==> yarrow <==
==> flow/design.v (excerpt) <==
module tlb
(
    input  wire                      clk,
    input  wire [               18:0] s0_vppn    ,
    input  wire                       s0_va_bit12,
    input  wire [                9:0] s0_asid    ,
    output wire                       s0_found   ,
    output wire [$clog2(16)-1:0] s0_index   ,  
    output wire [               19:0] s0_ppn     ,
    output wire [                5:0] s0_ps      ,
    output wire [                1:0] s0_plv     ,
    output wire [                1:0] s0_mat     ,
    output wire                       s0_d       ,
    output wire                       s0_v       ,
    input  wire [               18:0] s1_vppn    ,
    input  wire                       s1_va_bit12,
    input  wire [                9:0] s1_asid    ,
    output wire                       s1_found   ,
    output wire [$clog2(16)-1:0] s1_index   ,
    output wire [               19:0] s1_ppn     ,
    output wire [                5:0] s1_ps      ,
    output wire [                1:0] s1_plv     ,
    output wire [                1:0] s1_mat     ,
    output wire                       s1_d       ,
    output wire                       s1_v       ,
    input  wire                      invtlb_valid,
    input  wire [               4:0] invtlb_op   ,
    input  wire                       we     ,
    input  wire [$clog2(16)-1:0] w_index,
    input  wire                       w_e    ,
    input  wire [               18:0] w_vppn ,
    input  wire [                5:0] w_ps   ,
    input  wire [                9:0] w_asid ,
    input  wire                       w_g    ,
    input  wire [               19:0] w_ppn0 ,
    input  wire [                1:0] w_plv0 ,
    input  wire [                1:0] w_mat0 ,
    input  wire                       w_d0   ,
    input  wire                       w_v0   ,
    input  wire [               19:0] w_ppn1 ,
    input  wire [                1:0] w_plv1 ,
    input  wire [                1:0] w_mat1 ,
    input  wire                       w_d1   ,
    input  wire                       w_v1   ,
    input  wire [$clog2(16)-1:0] r_index,
  ...
Settings: LEC_CHECK=0, CAP_MARGIN=35, CELL_PAD_IN_SITES_DETAIL_PLACEMENT=0, CELL_PAD_IN_SITES_GLOBAL_PLACEMENT=1, CORE_ASPECT_RATIO=0.71, CORE_MARGIN=2, CORE_UTILIZATION=66, CTS_CLUSTER_SIZE=57, GPL_ROUTABILITY_DRIVEN=0, PLACE_DENSITY=0.65, SETUP_SLACK_MARGIN=0.71, SLEW_MARGIN=20, TNS_END_PERCENT=45; clock period 5.57 ns.
run.sh (not shown) runs the stock make flow with config.mk's settings and CLKGATE_MAP_FILE=.
==> violet: changes against yarrow <==
- CAP_MARGIN: 35 -> 20
- CELL_PAD_IN_SITES_DETAIL_PLACEMENT: 0 -> default
- CELL_PAD_IN_SITES_GLOBAL_PLACEMENT: 1 -> default
- CORE_ASPECT_RATIO: 0.71 -> default
- CORE_UTILIZATION: 66 -> 40
- CTS_CLUSTER_SIZE: 57 -> default
- GPL_ROUTABILITY_DRIVEN: 0 -> default
- PLACE_DENSITY: 0.65 -> default
- SETUP_SLACK_MARGIN: 0.71 -> 0.3
- TNS_END_PERCENT: 45 -> default
==> flow/constraint.sdc (replaced) <==
create_clock -name core_clock -period 9.89 [get_ports {clk}]
set_input_delay 1.9780 -clock core_clock [delete_from_list [all_inputs] [get_ports {clk}]]
set_output_delay 1.9780 -clock core_clock [all_outputs]
set_load 0.01 [all_outputs]
==> summary of the runs <==
Between yarrow and violet, the lower sequential power is in violet (gap 78%, measured against violet).
Between violet and yarrow, the lower final cell count is in yarrow (gap about 3%, measured against yarrow).
violet finished clean. yarrow finished with setup timing left.
In synthesized area, violet and yarrow do not differ.
Sequential share of layout area: violet is higher than yarrow (3.3 points).
Die size: violet is larger than yarrow (about 64%).
Between violet and yarrow, the lower clock power is in violet (gap about 36%, measured against yarrow).
Against violet, the cell area of yarrow is higher by about 8%.
Of yarrow and violet, yarrow has the higher clock skew (gap 0.0015 ns).
In yarrow the first-iteration DRC count is higher than in violet, by 65%.
Between violet and yarrow, the lower via count is in violet (gap about 13%, measured against yarrow).
==> figures <==
Run status: violet finished clean; yarrow failed layout checks
Violated checks: violet -; yarrow setup timing
Fin util: violet 47.6%; yarrow 85.8%
Switching Fraction: violet 24.5%; yarrow 25.7%
Clock buffers and inverters, area share: violet 5.53%; yarrow 4.16%
Total Nets Final: violet 7057; yarrow 7937
Fill cell count: violet 18600; yarrow 5955
Antenna violations before repair: violet 45; yarrow 30
Comb pwr share: violet 10.3%; yarrow 13.4%
OpenROAD warning count: violet 37; yarrow 34
Tap cell count: violet 2821; yarrow 1680
Power consumed by the clock network: violet 0.00636 W; yarrow 0.00988 W
Critical Path Slowest Stage Cell: violet clkdlybuf4s50_1; yarrow nor4_1
Flop+latch power: violet 0.00698 W; yarrow 0.0124 W
Total negative slack: violet 0 ns; yarrow -72.63 ns
Largest net degree at the start of global routing: violet 128; yarrow 82
Comb area share: violet 39.9%; yarrow 39.0%
Worst setup endpoint: violet s0_ppn[12]; yarrow s1_ppn[7]
Worst-case clock skew: violet 0.0323 ns; yarrow 0.0338 ns
Final setup viols: violet 0; yarrow 67
Antenna Diode Count: violet 20; yarrow 30
Chip footprint: violet 216000 µm²; yarrow 132000 µm²

==> run M: inputs <==
Starting RTL as in the previous note.
export LEC_CHECK = 0
export CAP_MARGIN = 5
export CORE_MARGIN = 2
export CORE_UTILIZATION = 70
export SLEW_MARGIN = 20
create_clock -name core_clock -period 6.67 [get_ports {clk}]
==> run D: changes against run M <==
--- a/flow/config.mk
+++ b/flow/config.mk
@@ -6,6 +6,6 @@
 export NUM_CORES = 4
 export LEC_CHECK = 0
-export CAP_MARGIN = 5
+export CAP_MARGIN = 20
 export CORE_MARGIN = 2
-export CORE_UTILIZATION = 70
+export CORE_UTILIZATION = 58
 export SLEW_MARGIN = 20
==> flow/constraint.sdc (replaced) <==
create_clock -name core_clock -period 5.63 [get_ports {clk}]
set_input_delay 1.1260 -clock core_clock [delete_from_list [all_inputs] [get_ports {clk}]]
set_output_delay 1.1260 -clock core_clock [all_outputs]
set_load 0.01 [all_outputs]
==> notes <==
In run D the die area is higher than in run M, by 20%.
In area after synthesis, run D and run M do not differ.
In synthesized cell count, run M and run D do not differ.
Run M died in global routing (5_1_grt). Run D reached the layout checks and failed them: negative setup slack.

==> run a <==
tlb again, from the RTL that the note above started with.
// tlb
module tlb
(
    input  wire                      clk,
    input  wire [               18:0] s0_vppn    ,
    input  wire                       s0_va_bit12,
    input  wire [                9:0] s0_asid    ,
    output wire                       s0_found   ,
    output wire [$clog2(16)-1:0] s0_index   ,  
    output wire [               19:0] s0_ppn     ,
    output wire [                5:0] s0_ps      ,
    output wire [                1:0] s0_plv     ,
    output wire [                1:0] s0_mat     ,
    output wire                       s0_d       ,
    output wire                       s0_v       ,
    input  wire [               18:0] s1_vppn    ,
    input  wire                       s1_va_bit12,
    input  wire [                9:0] s1_asid    ,
    output wire                       s1_found   ,
    output wire [$clog2(16)-1:0] s1_index   ,
    output wire [               19:0] s1_ppn     ,
    output wire [                5:0] s1_ps      ,
    output wire [                1:0] s1_plv     ,
    output wire [                1:0] s1_mat     ,
  ...
Settings: LEC_CHECK=0, ABC_AREA=0, CAP_MARGIN=35, CELL_PAD_IN_SITES_DETAIL_PLACEMENT=2, CELL_PAD_IN_SITES_GLOBAL_PLACEMENT=1, CORE_ASPECT_RATIO=1.18, CORE_MARGIN=6, CORE_UTILIZATION=37, CTS_CLUSTER_DIAMETER=100, CTS_CLUSTER_SIZE=77, GPL_ROUTABILITY_DRIVEN=1, HOLD_SLACK_MARGIN=-0.01, MIN_ROUTING_LAYER=met2, PLACE_DENSITY=0.9, SETUP_SLACK_MARGIN=0.79, SLEW_MARGIN=30, TNS_END_PERCENT=90; clock period 6.36 ns.
==> run b (differences from run a) <==
Settings changed: ABC_AREA 0 to 1, CAP_MARGIN 35 to 10, CELL_PAD_IN_SITES_DETAIL_PLACEMENT 2 to unset, CELL_PAD_IN_SITES_GLOBAL_PLACEMENT 1 to unset, CORE_ASPECT_RATIO 1.18 to 0.92, CORE_MARGIN 6 to 2, CORE_UTILIZATION 37 to 72, CTS_CLUSTER_DIAMETER 100 to 376, CTS_CLUSTER_SIZE 77 to 15, GPL_ROUTABILITY_DRIVEN 1 to unset, HOLD_SLACK_MARGIN -0.01 to 0.28, MIN_ROUTING_LAYER met2 to unset, PLACE_DENSITY 0.9 to unset, SETUP_SLACK_MARGIN 0.79 to -0.22, SLEW_MARGIN 30 to 20, TNS_END_PERCENT 90 to unset.
==> flow/constraint.sdc (replaced) <==
create_clock -name core_clock -period 4.55 [get_ports {clk}]
set_input_delay 0.9100 -clock core_clock [delete_from_list [all_inputs] [get_ports {clk}]]
set_output_delay 0.9100 -clock core_clock [all_outputs]
set_load 0.01 [all_outputs]
==> run c (differences from run a) <==
Settings changed: ABC_AREA 0 to 1, CELL_PAD_IN_SITES_GLOBAL_PLACEMENT 1 to 3, CORE_ASPECT_RATIO 1.18 to unset, CORE_MARGIN 6 to 2, CORE_UTILIZATION 37 to 19, CTS_CLUSTER_DIAMETER 100 to 375, CTS_CLUSTER_SIZE 77 to 33, GPL_ROUTABILITY_DRIVEN 1 to 0, GPL_TIMING_DRIVEN set to 0, HOLD_SLACK_MARGIN -0.01 to unset, MAX_ROUTING_LAYER set to met4, PLACE_DENSITY 0.9 to unset, SETUP_SLACK_MARGIN 0.79 to unset, SLEW_MARGIN 30 to 20, TNS_END_PERCENT 90 to 30.
==> flow/constraint.sdc (replaced) <==
create_clock -name core_clock -period 10.8 [get_ports {clk}]
set_input_delay 2.1600 -clock core_clock [delete_from_list [all_inputs] [get_ports {clk}]]
set_output_delay 2.1600 -clock core_clock [all_outputs]
set_load 0.01 [all_outputs]
==> run d (differences from run a) <==
Settings changed: ABC_AREA 0 to unset, CAP_MARGIN 35 to 20, CELL_PAD_IN_SITES_DETAIL_PLACEMENT 2 to unset, CELL_PAD_IN_SITES_GLOBAL_PLACEMENT 1 to unset, CORE_ASPECT_RATIO 1.18 to unset, CORE_MARGIN 6 to 2, CORE_UTILIZATION 37 to 61, CTS_CLUSTER_DIAMETER 100 to unset, CTS_CLUSTER_SIZE 77 to unset, GPL_ROUTABILITY_DRIVEN 1 to unset, HOLD_SLACK_MARGIN -0.01 to unset, MIN_ROUTING_LAYER met2 to unset, PLACE_DENSITY 0.9 to unset, SETUP_SLACK_MARGIN 0.79 to 0.3, SLEW_MARGIN 30 to 20, TNS_END_PERCENT 90 to unset.
==> flow/constraint.sdc (replaced) <==
create_clock -name core_clock -period 9.89 [get_ports {clk}]
set_input_delay 1.9780 -clock core_clock [delete_from_list [all_inputs] [get_ports {clk}]]
set_output_delay 1.9780 -clock core_clock [all_outputs]
set_load 0.01 [all_outputs]
==> comparison <==
Between run c and run a, the lower die size is in run a (gap 100%, measured against run a).
Run c died in 5_1_grt. Run a failed in 5_1_grt. Run d finished with timing, DRC and antenna clean. Run b never finished: it broke off in 5_1_grt.
In run d the synthesized cell count is lower than in run c, by 44%.
In area after synthesis, run a and run d do not differ.

==> inputs of build 36 <==
Starting RTL as in the previous note.
Settings: LEC_CHECK=0, CAP_MARGIN=0, CELL_PAD_IN_SITES_GLOBAL_PLACEMENT=0, CORE_MARGIN=5, CORE_UTILIZATION=16, GPL_ROUTABILITY_DRIVEN=1, GPL_TIMING_DRIVEN=0, PLACE_DENSITY=0.86, SETUP_SLACK_MARGIN=1.13, SLEW_MARGIN=20; clock period 7.77 ns.
==> inputs of build 83, as changes to build 36 <==
Settings changed: CAP_MARGIN 0 to 20, CELL_PAD_IN_SITES_GLOBAL_PLACEMENT 0 to unset, CORE_MARGIN 5 to 2, CORE_UTILIZATION 16 to 72, CTS_CLUSTER_SIZE set to 61, GPL_ROUTABILITY_DRIVEN 1 to unset, GPL_TIMING_DRIVEN 0 to unset, PLACE_DENSITY 0.86 to 0.66, SETUP_SLACK_MARGIN 1.13 to 0.97, SLEW_MARGIN 20 to 30.
==> flow/constraint.sdc (replaced) <==
create_clock -name core_clock -period 5.62 [get_ports {clk}]
set_input_delay 1.1240 -clock core_clock [delete_from_list [all_inputs] [get_ports {clk}]]
set_output_delay 1.1240 -clock core_clock [all_outputs]
set_load 0.01 [all_outputs]
==> results.cfg <==
; synthesis and place-and-route metrics
[timing]
layout_setup_ws_ns = -0.106
finalSetupViolCount = 5

[outcome]
run_status = finished with violations
failed_checks = negative setup slack
the above is filed under build 36

==> results.cfg <==
; generated from flow reports
[outcome]
run_status = stopped before the end
lastStage = global routing (5_1_grt)
error_line = [ERROR GRT-0232] Routing congestion too high. Check the congestion heatmap in the GUI.

[clocking]
clkSinkCount = 1440

[synthesis]
synth.cell_area_sq_um = 85100
xor_area_frac = 0.0957
ff_type = edfxtp_1
synth_area_leader_cell = edfxtp_1
the above is filed under build 83


==> fjord: inputs <==
Starting RTL as in the previous note.
Settings: LEC_CHECK=0, ABC_AREA=1, CAP_MARGIN=10, CORE_ASPECT_RATIO=0.92, CORE_MARGIN=2, CORE_UTILIZATION=72, CTS_CLUSTER_DIAMETER=376, CTS_CLUSTER_SIZE=15, HOLD_SLACK_MARGIN=0.29, SETUP_SLACK_MARGIN=-0.22, SLEW_MARGIN=20; clock period 4.25 ns.
==> inputs of juniper, as changes to fjord <==
ABC_AREA = 0   (was 1)
CAP_MARGIN = 35   (was 10)
CELL_PAD_IN_SITES_DETAIL_PLACEMENT = 2   (was not set)
CELL_PAD_IN_SITES_GLOBAL_PLACEMENT = 1   (was not set)
CORE_ASPECT_RATIO = 1.18   (was 0.92)
CORE_MARGIN = 6   (was 2)
CORE_UTILIZATION = 37   (was 72)
CTS_CLUSTER_DIAMETER = 100   (was 376)
CTS_CLUSTER_SIZE = 77   (was 15)
GPL_ROUTABILITY_DRIVEN = 0   (was not set)
HOLD_SLACK_MARGIN = -0.01   (was 0.29)
MIN_ROUTING_LAYER = met2   (was not set)
PLACE_DENSITY = 0.9   (was not set)
SETUP_SLACK_MARGIN = 0.79   (was -0.22)
SLEW_MARGIN = 30   (was 20)
TNS_END_PERCENT = 90   (was not set)
==> flow/constraint.sdc (replaced) <==
create_clock -name core_clock -period 6.47 [get_ports {clk}]
set_input_delay 1.2940 -clock core_clock [delete_from_list [all_inputs] [get_ports {clk}]]
set_output_delay 1.2940 -clock core_clock [all_outputs]
set_load 0.01 [all_outputs]
==> inputs of indigo, as changes to fjord <==
ABC_AREA = not set   (was 1)
CAP_MARGIN = 15   (was 10)
CELL_PAD_IN_SITES_DETAIL_PLACEMENT = 0   (was not set)
CELL_PAD_IN_SITES_GLOBAL_PLACEMENT = 1   (was not set)
CORE_ASPECT_RATIO = 0.71   (was 0.92)
CORE_UTILIZATION = 66   (was 72)
CTS_CLUSTER_DIAMETER = not set   (was 376)
CTS_CLUSTER_SIZE = 57   (was 15)
GPL_ROUTABILITY_DRIVEN = 0   (was not set)
HOLD_SLACK_MARGIN = not set   (was 0.29)
PLACE_DENSITY = 0.65   (was not set)
SETUP_SLACK_MARGIN = 1.46   (was -0.22)
TNS_END_PERCENT = 45   (was not set)
==> flow/constraint.sdc (replaced) <==
create_clock -name core_clock -period 5.57 [get_ports {clk}]
set_input_delay 1.1140 -clock core_clock [delete_from_list [all_inputs] [get_ports {clk}]]
set_output_delay 1.1140 -clock core_clock [all_outputs]
set_load 0.01 [all_outputs]
==> comparison table <==
quantity                                                                                  fjord                 juniper                      indigo
Average size of a mapped cell                                                          8.09 um2                13.3 um2                    13.3 um2
Core ar.                                                                              0.126 mm2               0.228 mm2                   0.127 mm2
Count of instantiated cells in the yosys netlist                                          11300                    6385                        6385
Synthesized Nets                                                                          11500                    6554                        6554
Number of post-CTS setup repair buffers                                                     174                     275                         128
Number of distinct standard cells referenced by the synthesized netlist                      70                      78                          78
Run status                                                               stopped before the end  stopped before the end  complete, but fails checks
Last stage reached                                                               global routing          global routing                           -
Layout check failures                                                                         -                       -        negative setup slack
Xor-xnor portion of the synthesized cell area                                             3.49%                   9.57%                       9.57%
Die y size                                                                               346 um                  533 um                      307 um
Post-synthesis share of cell area spent on and, or, nand and nor gates                    22.8%                   7.25%                       7.25%
Rows                                                                                        125                     190                         110
CTS Buf Count                                                                               105                      66                         143
Multiplexer share of the synthesized area                                                    0%                   24.0%                       24.0%
Post-Place Setup Slack                                                                 -2.48 ns                -3.23 ns                    -2.73 ns
Total number of H-tree levels                                                                 3                       3                           4
Total standard cell area after synthesis                                             0.0917 mm2              0.0851 mm2                  0.0851 mm2
Final HPWL from detailed placement                                                    269000 um               336000 um                   224000 um
Total Die Area                                                                        0.130 mm2               0.242 mm2                   0.132 mm2
Dominant cell area share                                                                  46.6%                   50.2%                       50.2%
Fraction of the mapped netlist area in adder cells                                      0.0546%                 0.0588%                     0.0588%
Area post-placement                                                                   0.108 mm2              0.0998 mm2                  0.0997 mm2
Pre-Place Util                                                                            72.6%                   37.4%                       66.8%
Placed cell count                                                                         14000                   10100                        9167
Number of instances in the synthesized netlist                                            11300                    6385                        6385
Die boundary width                                                                       376 um                  453 um                      430 um
Cell with the most instances after synthesis                                            nand2_1                edfxtp_1                    edfxtp_1
Power and IR drop assume default switching activity.
